==> run Z: inputs <==
==> flow/design.v (excerpt) <==
module FpCustomAddSub 
# (
	parameter	ManWidth	=	16,
	parameter	ExpWidth	=	6
)
(Rst_i,Clk_i,A_i,B_i,AddSub_i,Nd_i,Result_o,ResultValid_o);	
	function integer Log2;
	input integer value;
		begin
			Log2 = 0;
			while (value > 1) begin
				value   = value >> 1;
				Log2    = Log2 + 1;
			end
		end
	endfunction
	localparam	InOutWidth	=	1+ExpWidth+ManWidth;
	localparam	ExtManWidth	=	ManWidth+1;
	localparam	Stages	=	Log2(InOutWidth);
	input	Rst_i;
	input	Clk_i;
	input	[InOutWidth-1:0]	A_i;
	input	[InOutWidth-1:0]	B_i;
	input	AddSub_i;
	input	Nd_i;
	output	[InOutWidth-1:0]	Result_o;
	output	ResultValid_o;
	wire	signB	=	B_i[InOutWidth-1]^AddSub_i;
	wire	[InOutWidth-2:0]	absA	=	A_i[InOutWidth-2:0];
	wire	[InOutWidth-2:0]	absB	=	B_i[InOutWidth-2:0];
	reg		[InOutWidth-1:0]	muxA;
	reg		[InOutWidth-1:0]	muxB;
	reg	impliedA;
	reg	impliedB;
	reg	[InOutWidth-1:0]	muxAReg;
	reg	[InOutWidth-1:0]	muxBReg;
	reg	[ExpWidth-1:0]		expDiff;
	reg	addSubOrepation;
	wire	[ManWidth:0]	manA	=	{impliedA,	muxAReg[ManWidth-1:0]};
	wire	[ManWidth:0]	manB	=	{impliedB,	muxBReg[ManWidth-1:0]};
	reg	[ManWidth:0]	manANorm;
	reg	[ManWidth:0]	manBNorm;
	reg	addSubOrepationReg;
	reg	[ExtManWidth:0]	manSum;
	wire	[Stages-1:0]	distance;
	wire	[ExtManWidth+1:0]	dataArray	[0:Stages];
	wire	[Stages+1:0]	distanceR	=	{2'b00,distanceR1};
	reg		[ExtManWidth-1:0]	manSumReg;
	wire	[ExtManWidth-1:0]	normCMan	=	manSumReg	<<	distanceR1[Stages-1:0];	 
	reg	[ManWidth-1:0]	manC;
	reg	[ExpWidth-1:0]	expAPipe	[0:4];
	reg	[ExpWidth-1:0]	expC;
	reg	[4:0]	signC;
	reg	[8:0]	valid;
	assign  dataArray [0]	=	manSum;		
	assign	Result_o	=	{signC[4],expC,manC};
	assign	ResultValid_o	=	valid[4];
	always	@(*)	begin
		if	(absA<absB)	begin
			muxA	<=	{signB,absB};
			muxB	<=	{A_i[InOutWidth-1],absA};
		end	else	begin
			muxA	<=	{A_i[InOutWidth-1],absA};
			muxB	<=	{signB,absB};
		end 
	end
	always	@(posedge	Clk_i)	begin
		if	(muxA	[InOutWidth-2 -:ExpWidth]	==	8'h00)	begin	 
			impliedA	<=	1'b0;	 
		end	else	begin
			impliedA	<=	1'b1;	 
		end
		if	(muxB	[InOutWidth-2 -:ExpWidth]	==	8'h00)	begin	 
			impliedB	<=	1'b0;
  ...
clock: 2.65 ns
lec_check: 0
abc_area: 1
cap_margin: 20
cell_pad_in_sites_detail_placement: 1
cell_pad_in_sites_global_placement: 1
core_margin: 4
core_utilization: 15
cts_cluster_diameter: 92
cts_cluster_size: 84
gpl_routability_driven: 0
max_routing_layer: met5
min_routing_layer: met1
place_density_lb_addon: 0.03
slew_margin: 0
tns_end_percent: 65
run.sh (not shown) runs the stock make flow with config.mk's settings and CLKGATE_MAP_FILE=.
==> run R (differences from run Z) <==
==> flow/config.mk (replaced) <==
export PLATFORM = sky130hd
export DESIGN_NAME = FpCustomAddSub
export DESIGN_NICKNAME = FpCustomAddSub
export VERILOG_FILES = /design/flow/design.v
export SDC_FILE = /design/flow/constraint.sdc
export NUM_CORES = 4
export LEC_CHECK = 0
export CAP_MARGIN = 20
export CORE_MARGIN = 2
export CORE_UTILIZATION = 57
export SETUP_SLACK_MARGIN = 0.6
export SLEW_MARGIN = 20
==> flow/constraint.sdc (replaced) <==
create_clock -name core_clock -period 2.19 [get_ports {Clk_i}]
set_input_delay 0.4380 -clock core_clock [delete_from_list [all_inputs] [get_ports {Clk_i}]]
set_output_delay 0.4380 -clock core_clock [all_outputs]
set_load 0.01 [all_outputs]
==> run G (differences from run Z) <==
==> flow/config.mk (replaced) <==
export PLATFORM = sky130hd
export DESIGN_NAME = FpCustomAddSub
export DESIGN_NICKNAME = FpCustomAddSub
export VERILOG_FILES = /design/flow/design.v
export SDC_FILE = /design/flow/constraint.sdc
export NUM_CORES = 4
export LEC_CHECK = 0
export ABC_AREA = 1
export CAP_MARGIN = 20
export CELL_PAD_IN_SITES_DETAIL_PLACEMENT = 0
export CELL_PAD_IN_SITES_GLOBAL_PLACEMENT = 0
export CORE_MARGIN = 2
export CORE_UTILIZATION = 67
export CTS_CLUSTER_DIAMETER = 92
export CTS_CLUSTER_SIZE = 84
export MAX_ROUTING_LAYER = met5
export PLACE_DENSITY = 0.62
export SLEW_MARGIN = 5
export TNS_END_PERCENT = 85
==> flow/constraint.sdc (replaced) <==
create_clock -name core_clock -period 2.86 [get_ports {Clk_i}]
set_input_delay 0.5720 -clock core_clock [delete_from_list [all_inputs] [get_ports {Clk_i}]]
set_output_delay 0.5720 -clock core_clock [all_outputs]
set_load 0.01 [all_outputs]
==> summary of the runs <==
Run Z ran to the end with no violations. Run G ran to the end with violations: setup timing. Run R stopped in 5_1_grt. Of run Z and run G, run G has the higher via count (gap about 0.46%, measured against run G). Sequential cell count is the same in run G and run Z. Between run Z and run G, the lower hold slack is in run Z (gap 0.00064 ns). Cell count: run Z is larger than run G (48%). Of run G and run Z, run Z has the higher combinational power (gap 26%, measured against run Z). Against run Z, the core utilization of run G is higher by 63 points. In run G the setup slack is worse than in run Z, by 0.097 ns. In run R the die area is higher than in run G, by 17%. Sequential power: run G is lower than run Z (7.5%). Against run Z, the routed wire length of run G is lower by about 30%. Of run G and run Z, run Z has the higher maximum frequency (gap about 10%, measured against run Z).
Power is estimated from default activity; no workload was simulated.
